Design Top_1553B_APB, start of the top module:
module Top_1553B_APB
(
  APB_CLK,
  APB_RESETn,
  APB_RDATA,
  APB_READY,
  APB_SLVERR,
  APB_STRB,
  APB_PROT, 
  APB_ADDR,
  APB_ENABLE,
  APB_WRITE,
  APB_WDATA,
  APB_SEL,
  rx0_1553,
  tx0_1553,
  tx0_en,
  rx1_1553,
  tx1_1553,
  tx1_en
);
Size: ~3500 cells after synthesis, about 66000 sq um of cells after synthesis.
clock: 2.33 ns
lec_check: 0
cap_margin: 20
core_margin: 2
core_utilization: 72
cts_cluster_size: 17
setup_slack_margin: -0.23
slew_margin: 20
run.sh (not shown) runs the stock make flow with config.mk's settings and CLKGATE_MAP_FILE=.
The baseline finished with negative setup slack left.
Edit:
- SETUP_SLACK_MARGIN: -0.23 -> 0.69
Now the flow aborted during global routing (5_1_grt) on ODB-0269.
Die size does not change.
Area after synthesis is unchanged.
Synthesized cell count is unchanged.
Edit:
- ABC_AREA: unset -> 0
- CELL_PAD_IN_SITES_DETAIL_PLACEMENT: unset -> 0
- CTS_CLUSTER_SIZE: 17 -> 20
- GPL_ROUTABILITY_DRIVEN: unset -> 0
- GPL_TIMING_DRIVEN: unset -> 1
- HOLD_SLACK_MARGIN: unset -> 0.29
- MAX_ROUTING_LAYER: unset -> met5
- MIN_ROUTING_LAYER: unset -> met1
- PLACE_DENSITY_LB_ADDON: unset -> 0.03
- SETUP_SLACK_MARGIN: 0.69 -> 0.66
Result: Now the flow never finished: it broke off in clock tree synthesis (4_1_cts) with DPL-0033; synthesized area stays the same; die area is unchanged; synthesized cell count is unchanged.

========
## yarrow
Starting RTL as in the previous note.
==> flow/design.v (excerpt) <==
module Top_1553B_APB
(
  APB_CLK,
  APB_RESETn,
  APB_RDATA,
  APB_READY,
  APB_SLVERR,
  APB_STRB,
  APB_PROT, 
  APB_ADDR,
  APB_ENABLE,
  APB_WRITE,
  APB_WDATA,
  APB_SEL,
  rx0_1553,
  tx0_1553,
  tx0_en,
  rx1_1553,
  tx1_1553,
  tx1_en
);
clock: 2.86 ns
lec_check: 0
abc_area: 0
cap_margin: 20
cell_pad_in_sites_detail_placement: 1
cell_pad_in_sites_global_placement: 1
core_aspect_ratio: 1.47
core_margin: 5
core_utilization: 48
cts_cluster_diameter: 270
gpl_routability_driven: 0
gpl_timing_driven: 1
max_routing_layer: met5
min_routing_layer: met1
place_density_lb_addon: 0.03
setup_slack_margin: -0.0
slew_margin: 20
tns_end_percent: 75
[inputs] lagoon vs yarrow
Settings: removing PLACE_DENSITY_LB_ADDON (formerly 0.03); changing SETUP_SLACK_MARGIN from -0.0 to -0.21; removing CELL_PAD_IN_SITES_GLOBAL_PLACEMENT (formerly 1); removing CORE_ASPECT_RATIO (formerly 1.47); removing CTS_CLUSTER_DIAMETER (formerly 270); removing TNS_END_PERCENT (formerly 75); setting PLACE_DENSITY to 0.38 for the first time; setting CTS_CLUSTER_SIZE to 20 for the first time; changing CELL_PAD_IN_SITES_DETAIL_PLACEMENT from 1 to 0; changing CORE_UTILIZATION from 48 to 72; changing CORE_MARGIN from 5 to 2; changing the clock period (ns, I/O delays scaled along) from 2.86 to 2.33.
--- outcome ---
Although lagoon finished all stages, its layout failed final checks on setup timing. Summary of lagoon over yarrow: wire length increased 1.2 mm, synthesized cell count flat, slew of the pin with the lowest slew margin held steady, clock-buffer cell count saw an increase. Summary of lagoon over yarrow: final-layout clock-cell area share now smaller; clock period minus worst slack decreased by 0.16 ns relative to the old numbers.

========
Starting RTL as in the previous note.
Settings: LEC_CHECK=0, ABC_AREA=0, CAP_MARGIN=20, CELL_PAD_IN_SITES_DETAIL_PLACEMENT=0, CORE_MARGIN=2, CORE_UTILIZATION=72, CTS_CLUSTER_SIZE=20, GPL_ROUTABILITY_DRIVEN=0, GPL_TIMING_DRIVEN=1, MAX_ROUTING_LAYER=met5, MIN_ROUTING_LAYER=met1, PLACE_DENSITY_LB_ADDON=0.03, SETUP_SLACK_MARGIN=-0.0, SLEW_MARGIN=20; clock period 2.33 ns.
The baseline ran to the end with violations: setup timing.
Then changed:
--- a/flow/config.mk
+++ b/flow/config.mk
@@ -8,2 +8,2 @@
-export ABC_AREA = 0
-export CAP_MARGIN = 20
+export ABC_AREA = 1
+export CAP_MARGIN = 0
@@ -13 +13,2 @@
-export CTS_CLUSTER_SIZE = 20
+export CTS_CLUSTER_DIAMETER = 346
+export CTS_CLUSTER_SIZE = 15
@@ -18 +19 @@
-export PLACE_DENSITY_LB_ADDON = 0.03
+export PLACE_DENSITY = 0.65
==> flow/constraint.sdc (replaced) <==
create_clock -name core_clock -period 2.38 [get_ports {APB_CLK}]
set_input_delay 0.4760 -clock core_clock [delete_from_list [all_inputs] [get_ports {APB_CLK}]]
set_output_delay 0.4760 -clock core_clock [all_outputs]
set_load 0.01 [all_outputs]
Effect:
- The changed run completed, yet does not pass: setup timing
- power shrinks by 2.1%
- clock skew goes down by 0.012 ns
- global-route usage shrinks by 6.0 points
- non-clock buffer count drops by 26
- hold slack improved by 0.0088 ns
- worst setup slack improves by 0.16 ns
- critical path depth increases by 4
Then changed:
==> flow/config.mk (replaced) <==
export PLATFORM = sky130hd
export DESIGN_NAME = Top_1553B_APB
export DESIGN_NICKNAME = Top_1553B_APB
export VERILOG_FILES = /design/flow/design.v
export SDC_FILE = /design/flow/constraint.sdc
export NUM_CORES = 4
export LEC_CHECK = 0
export CAP_MARGIN = 20
export CORE_MARGIN = 2
export CORE_UTILIZATION = 72
export CTS_CLUSTER_SIZE = 17
export SLEW_MARGIN = 20
==> flow/constraint.sdc (replaced) <==
create_clock -name core_clock -period 2.34 [get_ports {APB_CLK}]
set_input_delay 0.4680 -clock core_clock [delete_from_list [all_inputs] [get_ports {APB_CLK}]]
set_output_delay 0.4680 -clock core_clock [all_outputs]
set_load 0.01 [all_outputs]
=>
- The changed run completed, yet does not pass: setup timing
- register-to-register slack gets worse by 0.14 ns
- wire length rose by 21%
- setup slack got worse by 0.14 ns
- global-route usage came out higher by 6.6 points
- utilization grows by 5.1 points
- total power rises by 3.0%
Then changed:
--- a/flow/config.mk
+++ b/flow/config.mk
@@ -10,2 +10 @@
-export CORE_UTILIZATION = 72
-export CTS_CLUSTER_SIZE = 17
+export CORE_UTILIZATION = 40
==> flow/constraint.sdc (replaced) <==
create_clock -name core_clock -period 4.19 [get_ports {APB_CLK}]
set_input_delay 0.8380 -clock core_clock [delete_from_list [all_inputs] [get_ports {APB_CLK}]]
set_output_delay 0.8380 -clock core_clock [all_outputs]
set_load 0.01 [all_outputs]
Outcome:
- The changed run ran to the end with no violations
- non-clock buffer count came out lower by 269
- clock skew came out higher by 0.042 ns
- wire length came out lower by about 30%
- cell count came out higher by 14%
- design area came out lower by 4.4%
- synthesized area stays the same
- global-route usage came out lower by 25 points
- flip-flop count does not change
- worst hold slack is about the same
- synthesized cell count does not change
- total power came out lower by about 46%
Then changed:
--- a/flow/config.mk
+++ b/flow/config.mk
@@ -8,0 +9 @@
+export CORE_ASPECT_RATIO = 1.74
@@ -10,0 +12 @@
+export PLACE_DENSITY_LB_ADDON = 0.19
==> flow/constraint.sdc (replaced) <==
create_clock -name core_clock -period 10.0 [get_ports {APB_CLK}]
set_input_delay 2.0000 -clock core_clock [delete_from_list [all_inputs] [get_ports {APB_CLK}]]
set_output_delay 2.0000 -clock core_clock [all_outputs]
set_load 0.01 [all_outputs]
- clock skew fell by 0.043 ns
- synthesized cell count does not change
- setup slack is better by 5.2 ns
- global-route usage goes up by 0.96 points
- area after synthesis is unchanged
- first-iteration DRC count drops by 17%
- flip-flop count does not change
Then changed:
--- a/flow/config.mk
+++ b/flow/config.mk
@@ -9 +8,0 @@
-export CORE_ASPECT_RATIO = 1.74
@@ -11,2 +10,2 @@
-export CORE_UTILIZATION = 40
-export PLACE_DENSITY_LB_ADDON = 0.19
+export CORE_UTILIZATION = 72
+export MAX_ROUTING_LAYER = met4
==> flow/constraint.sdc (replaced) <==
create_clock -name core_clock -period 7.19 [get_ports {APB_CLK}]
set_input_delay 1.4380 -clock core_clock [delete_from_list [all_inputs] [get_ports {APB_CLK}]]
set_output_delay 1.4380 -clock core_clock [all_outputs]
set_load 0.01 [all_outputs]
Result: Critical path depth is unchanged; design area is lower slightly; power is higher by well over a third; hold slack improves by 0.0054 ns; clock skew hardly moves; count of clock-buffer cells in the layout is higher by 16.

========
Setup of build 24:
Starting RTL as in the previous note.
make LEC_CHECK=0 ABC_AREA=1 CAP_MARGIN=35 CELL_PAD_IN_SITES_DETAIL_PLACEMENT=0 CELL_PAD_IN_SITES_GLOBAL_PLACEMENT=1 CORE_ASPECT_RATIO=1.72 CORE_MARGIN=2 CORE_UTILIZATION=35 CTS_CLUSTER_DIAMETER=311 CTS_CLUSTER_SIZE=17 GPL_ROUTABILITY_DRIVEN=0 MAX_ROUTING_LAYER=met5 MIN_ROUTING_LAYER=met2 PLACE_DENSITY=0.49 SLEW_MARGIN=20 TNS_END_PERCENT=40 finish   # period 6.64 ns
Input changes introduced in build 11 (baseline for comparison: build 24):
- removing CORE_ASPECT_RATIO (formerly 1.72)
- removing CELL_PAD_IN_SITES_DETAIL_PLACEMENT (formerly 0)
- removing CELL_PAD_IN_SITES_GLOBAL_PLACEMENT (formerly 1)
- removing CTS_CLUSTER_DIAMETER (formerly 311)
- removing TNS_END_PERCENT (formerly 40)
- removing MAX_ROUTING_LAYER (formerly met5)
- changing CORE_UTILIZATION from 35 to 72
- removing PLACE_DENSITY (formerly 0.49)
- removing MIN_ROUTING_LAYER (formerly met2)
- removing CTS_CLUSTER_SIZE (formerly 17)
- changing CAP_MARGIN from 35 to 20
- removing GPL_ROUTABILITY_DRIVEN (formerly 0)
- setting SETUP_SLACK_MARGIN to 0.29 for the first time
- changing the clock period (ns, I/O delays scaled along) from 6.64 to 2.33
Findings:
- Build 11 finished every stage; the final checks, however, were not passed, the failures being setup timing.
- Of build 11 and build 24, it is build 11 that has the lower horizontal die dimension.
- Per the comparison of build 11 with build 24, setup slack now smaller, hold slack now sits lower.
- Per the comparison of build 11 with build 24, final instance count without filler cells went down by 880; number of setup violations in the final report moved up.
What build 23 does differently from build 11 at the input level:
- GPL_ROUTABILITY_DRIVEN newly set to 0
- CELL_PAD_IN_SITES_DETAIL_PLACEMENT newly set to 0
- ABC_AREA changed from 1 to 0
- CTS_CLUSTER_SIZE newly set to 20
- SETUP_SLACK_MARGIN changed from 0.29 to 0.68
- CTS_CLUSTER_DIAMETER newly set to 380
- MAX_ROUTING_LAYER newly set to met5
- MIN_ROUTING_LAYER newly set to met1
- GPL_TIMING_DRIVEN newly set to 1
- PLACE_DENSITY_LB_ADDON newly set to 0.03
--- outcome ---
Compared with build 11, build 23 shows final core utilization lower by 0.35 points.
Comparing build 11 and build 23, growth of design area from synthesis to finish is higher on build 11.
Delta (build 23 minus build 11): non-clock buffer instance count of the final layout lost 53, final instance area lost about 5%, worst path setup slack after routing lost 0.29 ns.
From build 11 to build 23 the numbers moved as follows: relative contribution of combinational cells to total power moved down, proportion of cell area spent on the clock network saw a decrease.
| build 23 | all stages done | FAIL | setup timing |
diff inputs: build 23 => build 17
- CTS_CLUSTER_SIZE: 20 -> 37
- CTS_CLUSTER_DIAMETER: 380 -> unset
- SETUP_SLACK_MARGIN: 0.68 -> -0.02
- PLACE_DENSITY_LB_ADDON: 0.03 -> unset
- PLACE_DENSITY: unset -> 0.65
- the clock period (ns, I/O delays scaled along): 2.33 -> 1.72
[summary]
- Build 17 did not make it past global routing (5_1_grt), where a tool error ended it.
- Per the comparison of build 17 with build 23, number of buffers created by CTS went up 70%; count of H-tree levels built during CTS went up 1; pre-CTS setup slack went down 0.54 ns; post-place instance area went up 0.0018 sq mm; synthesized cell count held.
- | count of instantiated cells in the yosys netlist | build 17 vs build 23 | ≈ equal |
- | pre-placement core utilization | build 17 vs build 23 | ≈ equal |
- Sort build 17 and build 23 by instance count after placement with tap cells included desc -> top: build 17

========
Top_1553B_APB again, from the RTL that the note above started with.
==> flow/config.mk <==
export PLATFORM = sky130hd
export DESIGN_NAME = Top_1553B_APB
export DESIGN_NICKNAME = Top_1553B_APB
export VERILOG_FILES = /design/flow/design.v
export SDC_FILE = /design/flow/constraint.sdc
export NUM_CORES = 4
export LEC_CHECK = 0
export ABC_AREA = 0
export CAP_MARGIN = 20
export CELL_PAD_IN_SITES_DETAIL_PLACEMENT = 1
export CELL_PAD_IN_SITES_GLOBAL_PLACEMENT = 1
export CORE_ASPECT_RATIO = 1.47
export CORE_MARGIN = 5
export CORE_UTILIZATION = 48
export CTS_CLUSTER_DIAMETER = 270
export GPL_ROUTABILITY_DRIVEN = 0
export GPL_TIMING_DRIVEN = 0
export MAX_ROUTING_LAYER = met5
export MIN_ROUTING_LAYER = met1
export PLACE_DENSITY_LB_ADDON = 0.03
export SETUP_SLACK_MARGIN = -0.0
export SLEW_MARGIN = 20
export TNS_END_PERCENT = 75
==> flow/constraint.sdc <==
create_clock -name core_clock -period 4.39 [get_ports {APB_CLK}]
set_input_delay 0.8780 -clock core_clock [delete_from_list [all_inputs] [get_ports {APB_CLK}]]
set_output_delay 0.8780 -clock core_clock [all_outputs]
set_load 0.01 [all_outputs]
The starting point completed without violations.
Rerun with:
==> flow/config.mk (replaced) <==
export PLATFORM = sky130hd
export DESIGN_NAME = Top_1553B_APB
export DESIGN_NICKNAME = Top_1553B_APB
export VERILOG_FILES = /design/flow/design.v
export SDC_FILE = /design/flow/constraint.sdc
export NUM_CORES = 4
export LEC_CHECK = 0
export ABC_AREA = 1
export CAP_MARGIN = 20
export CELL_PAD_IN_SITES_DETAIL_PLACEMENT = 0
export CORE_MARGIN = 2
export CORE_UTILIZATION = 48
export GPL_ROUTABILITY_DRIVEN = 0
export GPL_TIMING_DRIVEN = 1
export MAX_ROUTING_LAYER = met5
export MIN_ROUTING_LAYER = met2
export PLACE_DENSITY_LB_ADDON = 0.03
export SETUP_SLACK_MARGIN = -0.0
export SLEW_MARGIN = 20
==> flow/constraint.sdc (replaced) <==
create_clock -name core_clock -period 2.86 [get_ports {APB_CLK}]
set_input_delay 0.5720 -clock core_clock [delete_from_list [all_inputs] [get_ports {APB_CLK}]]
set_output_delay 0.5720 -clock core_clock [all_outputs]
set_load 0.01 [all_outputs]
=> The changed run completed, yet does not pass: negative setup slack; final area climbs by 4.1%; wire length rose by about 9%; hold slack gets better by 0.28 ns; die size rises by about 1.1%; total power increases by 77%; worst setup slack is worse by 0.27 ns.
Rerun with:
==> flow/config.mk (replaced) <==
export PLATFORM = sky130hd
export DESIGN_NAME = Top_1553B_APB
export DESIGN_NICKNAME = Top_1553B_APB
export VERILOG_FILES = /design/flow/design.v
export SDC_FILE = /design/flow/constraint.sdc
export NUM_CORES = 4
export LEC_CHECK = 0
export ABC_AREA = 0
export CAP_MARGIN = 20
export CELL_PAD_IN_SITES_DETAIL_PLACEMENT = 1
export CELL_PAD_IN_SITES_GLOBAL_PLACEMENT = 1
export CORE_ASPECT_RATIO = 1.47
export CORE_MARGIN = 5
export CORE_UTILIZATION = 48
export GPL_ROUTABILITY_DRIVEN = 0
export GPL_TIMING_DRIVEN = 1
export MAX_ROUTING_LAYER = met4
export MIN_ROUTING_LAYER = met1
export PLACE_DENSITY_LB_ADDON = 0.03
export SETUP_SLACK_MARGIN = -0.0
export SLEW_MARGIN = 20
export TNS_END_PERCENT = 75
=> This time the run completed with no timing, DRC or antenna violations. Non-clock buffer count went down by 45. Area after synthesis decreases by a few percent. Wire length went down by about a fifth. Power goes down by roughly a tenth. Die area drops slightly. Maximum frequency increases by a few percent. Final cell count fell by a quarter to a third. Design area fell by a few percent.
Rerun with:
==> flow/config.mk (replaced) <==
export PLATFORM = sky130hd
export DESIGN_NAME = Top_1553B_APB
export DESIGN_NICKNAME = Top_1553B_APB
export VERILOG_FILES = /design/flow/design.v
export SDC_FILE = /design/flow/constraint.sdc
export NUM_CORES = 4
export LEC_CHECK = 0
export ABC_AREA = 1
export CAP_MARGIN = 20
export CORE_MARGIN = 2
export CORE_UTILIZATION = 72
export CTS_CLUSTER_DIAMETER = 203
export MAX_ROUTING_LAYER = met4
export PLACE_DENSITY_LB_ADDON = 0.03
export SLEW_MARGIN = 20
==> flow/constraint.sdc (replaced) <==
create_clock -name core_clock -period 7.19 [get_ports {APB_CLK}]
set_input_delay 1.4380 -clock core_clock [delete_from_list [all_inputs] [get_ports {APB_CLK}]]
set_output_delay 1.4380 -clock core_clock [all_outputs]
set_load 0.01 [all_outputs]
What happened: Synthesized cell count rose by 61%. Final cell count rose by 22%. Sequential share of layout area rose by 0.20 points. Hold slack gets better by 0.070 ns.
Power figures rest on the tool's default switching activity, not on a simulated workload.
